Setup of run A:
==> flow/design.v <==
`timescale 1ns / 1ps
module booth(
    input clk,
    input load,
    input reset,
    input [31:0] M,  
    input [31:0] Q,  
    output reg [63:0] P,  
    output done           
    );
    reg signed [63:0] A;                
    reg signed [31:0] Q_temp;            
    reg signed [31:0] M_temp;            
    reg [4:0] Count;                       
    reg Q_minus_one;                     
    always @(posedge clk)
    begin
        if (reset == 1) 
        begin
            A = 64'b0;
            Q_minus_one = 0;
            P = 64'b0;
            Q_temp = 32'b0;
            M_temp = 32'b0;
            Count = 5'd16;
        end
        else if (load == 1)
        begin
            Q_temp = Q;
            M_temp = M;
            A = 64'b0;    
            Q_minus_one = 0;  
            Count = 5'd16;    
        end
        else if (Count > 5'd0)
        begin
            case ({Q_temp[1:0], Q_minus_one})
                3'b000, 3'b111:   
                    begin
                    end
                3'b001, 3'b010:   
                    begin
                        A = A + {{32{M_temp[31]}}, M_temp};
                    end
                3'b011:   
                    begin
                        A = A + ({{32{M_temp[31]}}, M_temp} << 1); 
                    end
                3'b100:   
                    begin
                        A = A - ({{32{M_temp[31]}}, M_temp} << 1); 
                    end
                3'b101, 3'b110:   
                    begin
                        A = A - {{32{M_temp[31]}}, M_temp}; 
                    end
            endcase
            Q_minus_one = Q_temp[1];
            Q_temp = {A[1:0], Q_temp[31:2]};   
            A = {A[63], A[63:2]};   
            Count = Count - 1'b1;
        end
        else
        begin
            Count = 5'b0;
        end
        P = {A[31:0], Q_temp};
    end
    assign done = (Count == 5'd0);
endmodule
make LEC_CHECK=0 CAP_MARGIN=0 CORE_MARGIN=2 CORE_UTILIZATION=72 CTS_CLUSTER_DIAMETER=199 CTS_CLUSTER_SIZE=95 PLACE_DENSITY=0.42 SLEW_MARGIN=20 TNS_END_PERCENT=15 finish   # period 4.12 ns
run.sh (not shown) runs the stock make flow with config.mk's settings and CLKGATE_MAP_FILE=.
Flow for run A halted at clock tree synthesis (4_1_cts), error code DPL-0038.
Edits applied to the flow inputs when going from run A to run B:
- TNS_END_PERCENT: 15 -> unset
- CORE_UTILIZATION: 72 -> 40
- CTS_CLUSTER_SIZE: 95 -> unset
- CAP_MARGIN: 0 -> 20
- PLACE_DENSITY: 0.42 -> unset
- CTS_CLUSTER_DIAMETER: 199 -> unset
- the clock period (ns, I/O delays scaled along): 4.12 -> 6.53
Findings:
Per the comparison of run B with run A, vertical die dimension climbed about 33%; number of core rows picked up an extra 34%; weighted congestion at the end of routability-driven global placement dropped about 6.4%. Summary of run A and run B: one run falls short of a clean finish, namely run A. From run A to run B, netlist area before placement did not move at all. Compared to run A, run B was floorplanned on a bigger die. Run A → run B: area figure in the yosys stat output roughly the same; count of input and output buffers roughly the same; post-placement cell count lower.
The inputs of run C differ from those of run B as listed below.
- CTS_CLUSTER_DIAMETER: unset -> 199
- CORE_UTILIZATION: 40 -> 72
- CTS_CLUSTER_SIZE: unset -> 95
- TNS_END_PERCENT: unset -> 15
- the clock period (ns, I/O delays scaled along): 6.53 -> 5.23
Notes after the runs:
When run C is measured against run B, its worst max-slew margin expressed relative to the limit turns out 0.75 points lower.
Run C reports a higher sequential power than run B does.
Although run C finished all stages, its layout failed final checks on negative setup slack.
Setup slack: run C less than run B
Run C -> run B: fraction of the mapped netlist area in simple logic gates delta 0, exact match
Taking run B as the reference point, the clock latency on the worst-skew pair of run C falls by 0.02 ns.

---

RTL: the design.v shown in full above, as it stands there.
make LEC_CHECK=0 ABC_AREA=1 CAP_MARGIN=5 CORE_ASPECT_RATIO=0.5 CORE_MARGIN=2 CORE_UTILIZATION=40 CTS_CLUSTER_DIAMETER=249 CTS_CLUSTER_SIZE=98 MIN_ROUTING_LAYER=met1 PLACE_DENSITY=0.73 SETUP_SLACK_MARGIN=0.08 SLEW_MARGIN=20 TNS_END_PERCENT=30 finish   # period 7.9 ns
Change:
Settings changed: ABC_AREA 1 to not set, CORE_ASPECT_RATIO 0.5 to not set, CTS_CLUSTER_DIAMETER 249 to not set, CTS_CLUSTER_SIZE 98 to 88, PLACE_DENSITY 0.73 to not set, PLACE_DENSITY_LB_ADDON set to 0.05, TNS_END_PERCENT 30 to not set.
The changed run completed with no timing, DRC or antenna violations.
Wire length falls by a quarter to a third.
Hold slack is better by 0.0051 ns.
Core utilization rose by 0.53 points.
Die area drops by about a fifth.
Combinational power barely changes.
Total power increases slightly.
Area after synthesis shrinks by about a fifth.
Cell count shrinks by well over a third.
Global-route usage falls by 3.1 points.
Clock power went up slightly.
Via count is lower by a quarter to a third.
Change:
Settings changed: ABC_AREA set to 0, CORE_UTILIZATION 40 to 30, CTS_CLUSTER_DIAMETER set to 249, CTS_CLUSTER_SIZE 88 to 98, PLACE_DENSITY set to 0.36, PLACE_DENSITY_LB_ADDON 0.05 to not set, TNS_END_PERCENT set to 100.
The changed run produced a clean layout.
Routed wire length is higher by 15%.
Maximum frequency came out lower by 5.2%.
Sequential share of layout area falls by 0.21 points.
Combinational power is about the same.
Synthesized cell count does not change.
Via count drops by about 1.3%.
Non-clock buffer count climbs by 1.
Clock power climbs by 2.9%.
Final area increases by 1.4%.
Clock-buffer cell count drops by 1.
Change:
Settings changed: CAP_MARGIN 5 to 40, CORE_UTILIZATION 30 to 72, CTS_CLUSTER_DIAMETER 249 to 391, MIN_ROUTING_LAYER met1 to not set, SETUP_SLACK_MARGIN 0.08 to not set, TNS_END_PERCENT 100 to 15.
Clock period 7.9 ns to 4.39 ns, I/O delays scaled along.
What happened:
- Now the flow never finished: it broke off in 4_1_cts
- synthesized area is unchanged
- die size goes down by 58%
- synthesized cell count stays the same

---

Setup of job 9827:
RTL: the design.v shown in full above, as it stands there.
Settings: LEC_CHECK=0, ABC_AREA=1, CAP_MARGIN=20, CORE_MARGIN=2, CORE_UTILIZATION=72, CTS_CLUSTER_DIAMETER=199, CTS_CLUSTER_SIZE=96, SETUP_SLACK_MARGIN=0.24, SLEW_MARGIN=20, TNS_END_PERCENT=10; clock period 3.34 ns.
Job 9827 did not finish; a tool error ended it in global routing.
## Diff of input files: job 7791 against job 9827
Settings: a change of CORE_UTILIZATION from 72 to 42; a change of CTS_CLUSTER_DIAMETER from 199 to 183; a deleted ABC_AREA that had been 1; a deleted SETUP_SLACK_MARGIN that had been 0.24; a change of CTS_CLUSTER_SIZE from 96 to 98; an added CORE_ASPECT_RATIO of 0.5; a deleted TNS_END_PERCENT that had been 10; a change of the clock period (ns, I/O delays scaled along) from 3.34 to 10.0.
Results
Status for job 7791 and job 9827: clean finish in job 7791 only. No final results exist for job 9827, since it was stopped by error GRT-0116 during global routing. [compare] base=job 9827 new=job 7791: cell area after placement down about 30%; post-synthesis instance area decreased 22%. When the final numbers for job 7791 and job 9827 were put side by side, the number of gates given a new drive strength after cts turned out to be smaller in job 7791.
Relative to job 7791, the following input files were edited for job 6486:
Settings: removing CTS_CLUSTER_DIAMETER (formerly 183); removing CORE_ASPECT_RATIO (formerly 0.5); removing CTS_CLUSTER_SIZE (formerly 98); changing CORE_UTILIZATION from 42 to 11; changing the clock period (ns, I/O delays scaled along) from 10.0 to 13.7.
## What came out
In terms of worst clock skew, job 6486 and job 7791 differ only marginally.
Count of unique library cells instantiated by Yosys came out exactly the same in job 6486 and job 7791.
Against job 7791 as the reference, job 6486 delivers a lower clock power.
Comparing job 6486 and job 7791, the lower wire length of the first global-routing pass is on job 7791.
Looking at cell area across both flows, job 6486 is the weaker of the two, with job 7791 ahead.
Endpoint required time on the critical path was higher in job 6486 than in job 7791.
Going from job 7791 to job 6486, the placement-stage cell area was found to have gone up by about 10%.
The total length of routed wires of job 6486 exceeds that of job 7791 by 7.2 mm.
Input changes introduced in job 7780 (baseline for comparison: job 6486):
Settings: CTS_CLUSTER_SIZE now 98, previously not set; TNS_END_PERCENT now 5, previously not set; CTS_CLUSTER_DIAMETER now 393, previously not set; CORE_UTILIZATION now 40, was 11; the clock period (ns, I/O delays scaled along) now 10.0, was 13.7.
Notes after the runs:
Comparing job 7780 and job 6486, register-to-register setup slack is lower on job 7780. [diff] die footprint, job 7780 relative to job 6486: improvement. Diff job 7780..job 6486 | leakage power total | negligible. Job 7780 vs job 6486: slew of the pin with the lowest slew margin up in job 7780. | final-stage net count | job 6486 vs job 7780 | ≈ equal |. Summary of job 7780 over job 6486: final standard cell area without fillers moved down, minimum clock period moved up, power moved up, final period utilization moved up, first-pass GRT wire length moved down.
Modified inputs, job 1895 compared to job 7780
Settings: MAX_ROUTING_LAYER: unset -> met4; CORE_ASPECT_RATIO: unset -> 0.7; HOLD_SLACK_MARGIN: unset -> -0.01; PLACE_DENSITY_LB_ADDON: unset -> 0.08; CORE_MARGIN: 2 -> 9; CELL_PAD_IN_SITES_GLOBAL_PLACEMENT: unset -> 3; MIN_ROUTING_LAYER: unset -> met2; CTS_CLUSTER_DIAMETER: 393 -> 136; GPL_ROUTABILITY_DRIVEN: unset -> 0; TNS_END_PERCENT: 5 -> unset; CTS_CLUSTER_SIZE: 98 -> 77; SETUP_SLACK_MARGIN: unset -> 0.11; CAP_MARGIN: 20 -> 15.
## What came out
- Summary of job 1895 over job 7780: die boundary height lower; number of nets at floorplan essentially unchanged; half-perimeter wire length after placement increased by 16% relative to the old numbers; area of the core region shrank by about 0.56%; fraction of the yosys area taken by sequential cells has remained practically unchanged.
- Between job 1895 and job 7780, the difference in placed standard-cell area is negligible.
- As the logs show, job 1895 stopped at global routing after a tool error, so it never reached the end of the flow.
- No stage failed in job 7780, and the final checks on the layout all came back clean.
- ~same maximum level of the CTS H-tree in job 1895 and job 7780
- Per the comparison of job 1895 with job 7780, pre-CTS worst setup slack -0.18 ns; die area +about 15%.

---

the previous run:
RTL: the design.v shown in full above, as it stands there.
==> flow/config.mk <==
export PLATFORM = sky130hd
export DESIGN_NAME = booth
export DESIGN_NICKNAME = booth
export VERILOG_FILES = /design/flow/design.v
export SDC_FILE = /design/flow/constraint.sdc
export NUM_CORES = 4
export LEC_CHECK = 0
export ABC_AREA = 1
export CAP_MARGIN = 5
export CELL_PAD_IN_SITES_DETAIL_PLACEMENT = 1
export CORE_MARGIN = 4
export CORE_UTILIZATION = 60
export CTS_CLUSTER_DIAMETER = 241
export CTS_CLUSTER_SIZE = 57
export GPL_TIMING_DRIVEN = 0
export MIN_ROUTING_LAYER = met1
export PLACE_DENSITY = 0.56
export SETUP_SLACK_MARGIN = 0.08
export SLEW_MARGIN = 20
export TNS_END_PERCENT = 65
==> flow/constraint.sdc <==
create_clock -name core_clock -period 7.9 [get_ports {clk}]
set_input_delay 1.5800 -clock core_clock [delete_from_list [all_inputs] [get_ports {clk}]]
set_output_delay 1.5800 -clock core_clock [all_outputs]
set_load 0.01 [all_outputs]
The previous run | ERROR | detailed placement
Setup changes, the previous run to the current run
Settings: changing CTS_CLUSTER_DIAMETER from 241 to 309; changing PLACE_DENSITY from 0.56 to 0.73; changing TNS_END_PERCENT from 65 to 30; changing CTS_CLUSTER_SIZE from 57 to 98; changing CORE_MARGIN from 4 to 2; removing CELL_PAD_IN_SITES_DETAIL_PLACEMENT (formerly 1); removing GPL_TIMING_DRIVEN (formerly 0); removing ABC_AREA (formerly 1); changing CORE_UTILIZATION from 60 to 40.
Findings:
- The current run: done, clean on timing, DRC and antenna
- Measured against the current run, the width of the die of the previous run comes out at 0.947 times the reference value.
- Chip area line of the yosys report: the current run and the previous run compared, higher one is the previous run
- Number of port buffers: the current run vs the previous run up about 1.6%
- Cmp the current run vs the previous run: number of cells in the yosys synthesis report lower in the current run
- The synthesized cell count in the current run sits 44% below the value recorded for the previous run.
- When the final numbers for the current run and the previous run were put side by side, the pre-placement core utilization turned out to be smaller in the current run.
- [the current run] area fraction in and, or, nand and nor cells fell 26 points relative to the previous run
Power figures rest on the tool's default switching activity, not on a simulated workload.
